// usb_top_level
module usb_top_level(
    input logic clk,
    input logic n_rst,
    input logic hsel,
    input logic [3:0] haddr,
    input logic [1:0] htrans,
    input logic  [1:0] hsize,
    input logic hwrite,
    input logic [31:0] hwdata,
    output logic [31:0] hrdata,
    output logic hresp,
    output logic hready,
    output logic d_mode,
    input logic d_plus_in,
    input logic d_minus_in,
    output logic d_plus_out,
    output logic d_minus_out,
    output logic [6:0] buffer_occupancy,
    output logic get_rx_data,
    output logic [3:0] tx_packet,
    output logic tx_transfer_active
);
logic [3:0] rx_packet;
logic rx_data_ready;
logic rx_transfer_active;
logic rx_error;
logic store_rx_packet_data;
logic [7:0] rx_packet_data;
logic flush;
logic [7:0] rx_data;
logic store_tx_data;
logic [7:0] tx_data;
logic clear;
logic tx_error;
logic get_tx_packet_data;
logic [7:0] tx_packet_data;
ahb_slave AHB_SLAVE(
    .clk(clk),
    .n_rst(n_rst),
    .hsel(hsel),
    .hwrite(hwrite),
    .hsize(hsize),
    .haddr(haddr),
    .htrans(htrans),
    .hwdata(hwdata),
    .hrdata(hrdata),
    .hresp(hresp),
    .hready(hready),
    .dmode(d_mode),
    .rx_packet(rx_packet),
    .rx_data_ready(rx_data_ready),
    .rx_transfer_active(rx_transfer_active),
    .rx_error(rx_error),
    .buffer_occupancy(buffer_occupancy),
    .rx_data(rx_data),
    .get_rx_data(get_rx_data),
    .store_tx_data(store_tx_data),
    .tx_data(tx_data),
    .clear(clear),
    .tx_packet(tx_packet),
    .tx_transfer_active(tx_transfer_active),
  ...
Size: roughly 4,700 cells after synthesis, ~96 I/O pins, roughly 41,000 sq um of cells after synthesis.
make LEC_CHECK=0 CAP_MARGIN=20 CELL_PAD_IN_SITES_DETAIL_PLACEMENT=1 CELL_PAD_IN_SITES_GLOBAL_PLACEMENT=0 CORE_MARGIN=2 CORE_UTILIZATION=39 CTS_CLUSTER_DIAMETER=170 GPL_ROUTABILITY_DRIVEN=0 GPL_TIMING_DRIVEN=0 MAX_ROUTING_LAYER=met4 MIN_ROUTING_LAYER=met2 PLACE_DENSITY=0.93 SETUP_SLACK_MARGIN=0.55 SLEW_MARGIN=20 TNS_END_PERCENT=35 finish   # period 5.41 ns
run.sh (not shown) runs the stock make flow with config.mk's settings and CLKGATE_MAP_FILE=.
The baseline aborted during global routing (5_1_grt), error GRT-0116.
Then changed:
==> flow/config.mk (replaced) <==
export PLATFORM = sky130hd
export DESIGN_NAME = usb_top_level
export DESIGN_NICKNAME = usb_top_level
export VERILOG_FILES = /design/flow/design.v
export SDC_FILE = /design/flow/constraint.sdc
export NUM_CORES = 4
export LEC_CHECK = 0
export CAP_MARGIN = 20
export CORE_MARGIN = 2
export CORE_UTILIZATION = 66
export MAX_ROUTING_LAYER = met4
export SETUP_SLACK_MARGIN = 0.96
export SLEW_MARGIN = 20
==> flow/constraint.sdc (replaced) <==
create_clock -name core_clock -period 3.7 [get_ports {clk}]
set_input_delay 0.7400 -clock core_clock [delete_from_list [all_inputs] [get_ports {clk}]]
set_output_delay 0.7400 -clock core_clock [all_outputs]
set_load 0.01 [all_outputs]
What happened:
- The changed run failed in global routing (5_1_grt)
- die area shrinks by 40%
- area after synthesis is unchanged
- synthesized cell count does not change
Then changed:
--- a/flow/config.mk
+++ b/flow/config.mk
@@ -10,3 +10 @@
-export CORE_UTILIZATION = 66
-export MAX_ROUTING_LAYER = met4
-export SETUP_SLACK_MARGIN = 0.96
+export CORE_UTILIZATION = 59
==> flow/constraint.sdc (replaced) <==
create_clock -name core_clock -period 3.91 [get_ports {clk}]
set_input_delay 0.7820 -clock core_clock [delete_from_list [all_inputs] [get_ports {clk}]]
set_output_delay 0.7820 -clock core_clock [all_outputs]
set_load 0.01 [all_outputs]
Outcome:
- With this change the flow produced a layout that fails on setup timing
- area after synthesis does not change
- die size is higher by 12%
- synthesized cell count stays the same
Then changed:
--- a/flow/config.mk
+++ b/flow/config.mk
@@ -10 +10 @@
-export CORE_UTILIZATION = 59
+export CORE_UTILIZATION = 45
==> flow/constraint.sdc (replaced) <==
create_clock -name core_clock -period 4.09 [get_ports {clk}]
set_input_delay 0.8180 -clock core_clock [delete_from_list [all_inputs] [get_ports {clk}]]
set_output_delay 0.8180 -clock core_clock [all_outputs]
set_load 0.01 [all_outputs]
Effect: The new run went through all stages and came out clean; first-iteration DRC count fell by 13%; sequential cell count stays the same; routed wire length came out higher by 0.95%; clock-buffer cell count rose by 1; worst setup slack improves by 0.12 ns; area after synthesis is unchanged; total power went down by 4.9%; hold slack gains 0.027 ns; critical path depth is lower by 6.

usb_top_level again, from the RTL that the note above started with.
make LEC_CHECK=0 ABC_AREA=0 CAP_MARGIN=10 CELL_PAD_IN_SITES_DETAIL_PLACEMENT=2 CELL_PAD_IN_SITES_GLOBAL_PLACEMENT=1 CORE_ASPECT_RATIO=0.66 CORE_MARGIN=2 CORE_UTILIZATION=34 CTS_CLUSTER_SIZE=72 GPL_ROUTABILITY_DRIVEN=0 GPL_TIMING_DRIVEN=0 HOLD_SLACK_MARGIN=-0.09 MAX_ROUTING_LAYER=met5 MIN_ROUTING_LAYER=met2 PLACE_DENSITY=0.88 SETUP_SLACK_MARGIN=0.2 SLEW_MARGIN=25 finish   # period 8.44 ns
The baseline aborted during global routing.
Next try:
==> flow/config.mk (replaced) <==
export PLATFORM = sky130hd
export DESIGN_NAME = usb_top_level
export DESIGN_NICKNAME = usb_top_level
export VERILOG_FILES = /design/flow/design.v
export SDC_FILE = /design/flow/constraint.sdc
export NUM_CORES = 4
export LEC_CHECK = 0
export CAP_MARGIN = 20
export CORE_MARGIN = 2
export CORE_UTILIZATION = 61
export SLEW_MARGIN = 20
==> flow/constraint.sdc (replaced) <==
create_clock -name core_clock -period 5.41 [get_ports {clk}]
set_input_delay 1.0820 -clock core_clock [delete_from_list [all_inputs] [get_ports {clk}]]
set_output_delay 1.0820 -clock core_clock [all_outputs]
set_load 0.01 [all_outputs]
With this change the flow completed with no timing, DRC or antenna violations.
Die size shrinks by about 44%.
Synthesized area does not change.
Synthesized cell count stays the same.

Setup of run 1:
usb_top_level again, from the RTL that the note above started with.
make LEC_CHECK=0 ABC_AREA=0 CAP_MARGIN=10 CELL_PAD_IN_SITES_DETAIL_PLACEMENT=2 CORE_ASPECT_RATIO=1.22 CORE_MARGIN=2 CORE_UTILIZATION=34 CTS_CLUSTER_SIZE=72 GPL_ROUTABILITY_DRIVEN=0 GPL_TIMING_DRIVEN=0 MAX_ROUTING_LAYER=met4 PLACE_DENSITY=0.88 SETUP_SLACK_MARGIN=0.2 SLEW_MARGIN=30 finish   # period 8.44 ns
Status(run 1) = ERROR, stage = global routing
Relative to run 1, the following input files were edited for run 2:
Settings: removing PLACE_DENSITY (formerly 0.88); changing CORE_UTILIZATION from 34 to 60; changing GPL_ROUTABILITY_DRIVEN from 0 to 1; changing CAP_MARGIN from 10 to 40; removing CELL_PAD_IN_SITES_DETAIL_PLACEMENT (formerly 2); changing GPL_TIMING_DRIVEN from 0 to 1; removing MAX_ROUTING_LAYER (formerly met4); changing the clock period (ns, I/O delays scaled along) from 8.44 to 4.9.
Results
Diff run 1 -> run 2: post-cts gate resize count now sits higher; die width fell 24%; worst setup slack after placement now smaller; post-synthesis cell count from yosys held steady.
Share of flip-flops with an asynchronous set or reset: run 1 vs run 2 identical
In the reports for run 1 and run 2, the larger overall die height belongs to run 1.
Of run 1 and run 2, just one finished clean: run 2.
As the logs show, run 1 stopped at global routing after a tool error, so it never reached the end of the flow.
[inputs] run 3 vs run 2
Settings: CAP_MARGIN changed from 40 to 15; CORE_UTILIZATION changed from 60 to 66; CTS_CLUSTER_SIZE changed from 72 to 20; the clock period (ns, I/O delays scaled along) changed from 4.9 to 3.83.
## What came out
- Complete run, failing final checks: run 3, reason setup timing.
- Run 3 vs run 2: total antenna diodes in the routed design down
- Run 3 — number of filler cells placed in the layout about 30% lower, run 2 as reference
- Comparing run 2 and run 3, area growth from synthesis to layout is lower on run 2.
- Combinational share of cell area: lower on run 3
- Run 3 gives less total CTS buffers than run 2 did.
- met1 demand-to-capacity share in global routing ended up 2.6 points higher on run 3 than on run 2.
- On run 3: core utilization is 9.8 points higher than what run 2 gave.
> inputs changed (run 3 -> run 4)
Settings: PLACE_DENSITY: unset -> 0.88; GPL_TIMING_DRIVEN: 1 -> 0; CAP_MARGIN: 15 -> 40; CTS_CLUSTER_SIZE: 20 -> 72; CORE_UTILIZATION: 66 -> 34; the clock period (ns, I/O delays scaled along): 3.83 -> 8.44.
Notes after the runs:
Having completed the whole flow, run 4 delivered a layout that passed the timing, design-rule and antenna checks.
Going from run 3 to run 4, maximum ir drop on the vdd rail shrank by more than half.
Post-detailed-routing wire length, run 4 and run 3: lower on run 3
Delta (run 4 minus run 3): final cell count picked up an extra 13%; depth of the worst register-to-register path picked up an extra 4; data arrival time at the worst-slack endpoint picked up an extra 1.90 ns; setup slack picked up an extra 1.79 ns.
> inputs changed (run 4 -> run 5)
Settings: putting MIN_ROUTING_LAYER at met2 where nothing was set; swapping 0.88 for 0.51 in PLACE_DENSITY; swapping 0.2 for -0.49 in SETUP_SLACK_MARGIN; swapping 40 for 30 in CAP_MARGIN; putting MAX_ROUTING_LAYER at met5 where nothing was set; putting CELL_PAD_IN_SITES_DETAIL_PLACEMENT at 0 where nothing was set; putting TNS_END_PERCENT at 30 where nothing was set; swapping 72 for 59 in CTS_CLUSTER_SIZE; swapping 1.22 for 0.66 in CORE_ASPECT_RATIO; putting CELL_PAD_IN_SITES_GLOBAL_PLACEMENT at 3 where nothing was set; swapping 30 for 25 in SLEW_MARGIN.
### Flow results
- Number of distinct library cells after synthesis: run 5 vs run 4 identical
- Diff run 4 -> run 5: die size comparable, post-place instance area has remained practically unchanged.
- Run 5 terminated abnormally: global routing reported GRT-0116.
- Run 5 -> run 4: cell count after placement flat
- Per the comparison of run 5 with run 4, number of cells in Yosys stat now sits at about the same level; worst slack at placement now sits lower.
- Measured against each other, run 4 and run 5 differ in width of the die, the lower figure coming from run 4.
- Going from run 4 to run 5, the chip height was found to have gone down by about 26%.
[inputs] run 6 vs run 5
Settings: PLACE_DENSITY now 0.88, was 0.51; CAP_MARGIN now 10, was 30; SETUP_SLACK_MARGIN now 0.2, was -0.49; CTS_CLUSTER_SIZE now 72, was 59; CELL_PAD_IN_SITES_DETAIL_PLACEMENT now 2, was 0; MIN_ROUTING_LAYER no longer set, was met2; GPL_ROUTABILITY_DRIVEN now 0, was 1; CORE_ASPECT_RATIO now 1.22, was 0.66; CELL_PAD_IN_SITES_GLOBAL_PLACEMENT now 1, was 3; TNS_END_PERCENT no longer set, was 30.
==> results <==
- No final results exist for run 6, since it was stopped by error GRT-0116 during global routing.
- Changes observed in run 6 relative to run 5: post-placement cell area dropped 570 sq um, number of cells produced by synthesis barely changed, chip area line of the yosys report barely changed, area after synthesis barely changed.
- The proportion of synthesized chip area in sequential cells on run 6 is in line with that on run 5.
- Run 6 reports a lower total instance count after detailed placement than run 5 does.

Starting RTL as in the previous note.
make LEC_CHECK=0 CAP_MARGIN=20 CORE_MARGIN=2 CORE_UTILIZATION=66 HOLD_SLACK_MARGIN=0.29 SETUP_SLACK_MARGIN=1.16 SLEW_MARGIN=20 finish   # period 4.52 ns
Rerun with:
CORE_UTILIZATION = 70   (was 66)
CTS_CLUSTER_SIZE = 20   (was unset)
PLACE_DENSITY = 0.64   (was unset)
Now the flow did not get past global routing (5_1_grt), error GRT-0229.
Die size came out lower by about 5.6%.
Synthesized cell count stays the same.
Synthesized area is unchanged.
Rerun with:
CORE_UTILIZATION = 44   (was 70)
CTS_CLUSTER_SIZE = unset   (was 20)
HOLD_SLACK_MARGIN = unset   (was 0.29)
PLACE_DENSITY = unset   (was 0.64)
SETUP_SLACK_MARGIN = unset   (was 1.16)
clock period = 11.3 ns   (was 4.52 ns; I/O delays follow)
This time the run finished clean.
Area after synthesis is unchanged.
Synthesized cell count is unchanged.
Die size increases by well over a third.
Rerun with:
CELL_PAD_IN_SITES_GLOBAL_PLACEMENT = 0   (was unset)
CORE_UTILIZATION = 41   (was 44)
CTS_CLUSTER_DIAMETER = 64   (was unset)
GPL_ROUTABILITY_DRIVEN = 1   (was unset)
HOLD_SLACK_MARGIN = -0.08   (was unset)
PLACE_DENSITY_LB_ADDON = 0.08   (was unset)
SETUP_SLACK_MARGIN = 3.09   (was unset)
Effect: Global-route usage hardly moves. Wire length came out higher by 7.3%. Hold slack gets better by 0.016 ns. Via count came out higher by 0.34%.
Rerun with:
CELL_PAD_IN_SITES_GLOBAL_PLACEMENT = unset   (was 0)
CORE_UTILIZATION = 68   (was 41)
CTS_CLUSTER_DIAMETER = unset   (was 64)
CTS_CLUSTER_SIZE = 50   (was unset)
GPL_ROUTABILITY_DRIVEN = unset   (was 1)
HOLD_SLACK_MARGIN = unset   (was -0.08)
PLACE_DENSITY_LB_ADDON = unset   (was 0.08)
SETUP_SLACK_MARGIN = unset   (was 3.09)
clock period = 7.61 ns   (was 11.3 ns; I/O delays follow)
What happened:
- The changed run passed the timing, design-rule and antenna checks
- wire length came out lower by a few percent
- via count came out higher by a little under a tenth
- final area came out lower by a few percent
- area after synthesis stays the same
- total power came out higher by well over a third
- clock-buffer cell count came out lower by 15
- sequential cell count is unchanged
- non-clock buffer count came out lower by 12

Starting RTL as in the previous note.
==> flow/config.mk <==
export PLATFORM = sky130hd
export DESIGN_NAME = usb_top_level
export DESIGN_NICKNAME = usb_top_level
export VERILOG_FILES = /design/flow/design.v
export SDC_FILE = /design/flow/constraint.sdc
export NUM_CORES = 4
export LEC_CHECK = 0
export ABC_AREA = 1
export CAP_MARGIN = 20
export CORE_ASPECT_RATIO = 0.52
export CORE_MARGIN = 5
export CORE_UTILIZATION = 40
export CTS_CLUSTER_SIZE = 27
export GPL_TIMING_DRIVEN = 1
export HOLD_SLACK_MARGIN = 0.04
export MAX_ROUTING_LAYER = met4
export PLACE_DENSITY_LB_ADDON = 0.29
export SLEW_MARGIN = 40
export TNS_END_PERCENT = 10
==> flow/constraint.sdc <==
create_clock -name core_clock -period 3.92 [get_ports {clk}]
set_input_delay 0.7840 -clock core_clock [delete_from_list [all_inputs] [get_ports {clk}]]
set_output_delay 0.7840 -clock core_clock [all_outputs]
set_load 0.01 [all_outputs]
The starting point finished with timing, DRC and antenna clean.
Then changed:
CORE_ASPECT_RATIO = default   (was 0.52)
CORE_MARGIN = 2   (was 5)
CORE_UTILIZATION = 63   (was 40)
CTS_CLUSTER_SIZE = default   (was 27)
GPL_TIMING_DRIVEN = default   (was 1)
HOLD_SLACK_MARGIN = default   (was 0.04)
MAX_ROUTING_LAYER = default   (was met4)
PLACE_DENSITY_LB_ADDON = default   (was 0.29)
SLEW_MARGIN = 20   (was 40)
TNS_END_PERCENT = default   (was 10)
clock period = 4.4 ns   (was 3.92 ns; I/O delays follow)
Worst setup slack gains 0.14 ns.
Clock-buffer cell count grows by 12.
Flip-flop count does not change.
Utilization rises by 24 points.
Critical path depth came out higher by 2.
Die area is lower by well over a third.
Design area falls by a few percent.
Then changed:
ABC_AREA = default   (was 1)
CORE_UTILIZATION = 72   (was 63)
SETUP_SLACK_MARGIN = 0.14   (was default)
clock period = 3.7 ns   (was 4.4 ns; I/O delays follow)
Result: The new run ended with an error in global routing, error GRT-0232; synthesized area shrinks by 4.1%; die size shrinks by 16%; synthesized cell count shrinks by 16%.
Then changed:
ABC_AREA = 0   (was default)
CAP_MARGIN = 0   (was 20)
CORE_ASPECT_RATIO = 1.06   (was default)
CTS_CLUSTER_DIAMETER = 289   (was default)
CTS_CLUSTER_SIZE = 23   (was default)
GPL_ROUTABILITY_DRIVEN = 1   (was default)
GPL_TIMING_DRIVEN = 1   (was default)
PLACE_DENSITY_LB_ADDON = 0.28   (was default)
SETUP_SLACK_MARGIN = 1.09   (was 0.14)
SLEW_MARGIN = 30   (was 20)
=>
- The changed run ended with an error in global routing with GRT-0229
- synthesized area is unchanged
- die area is about the same
- synthesized cell count stays the same
Power is estimated from default activity; no workload was simulated.
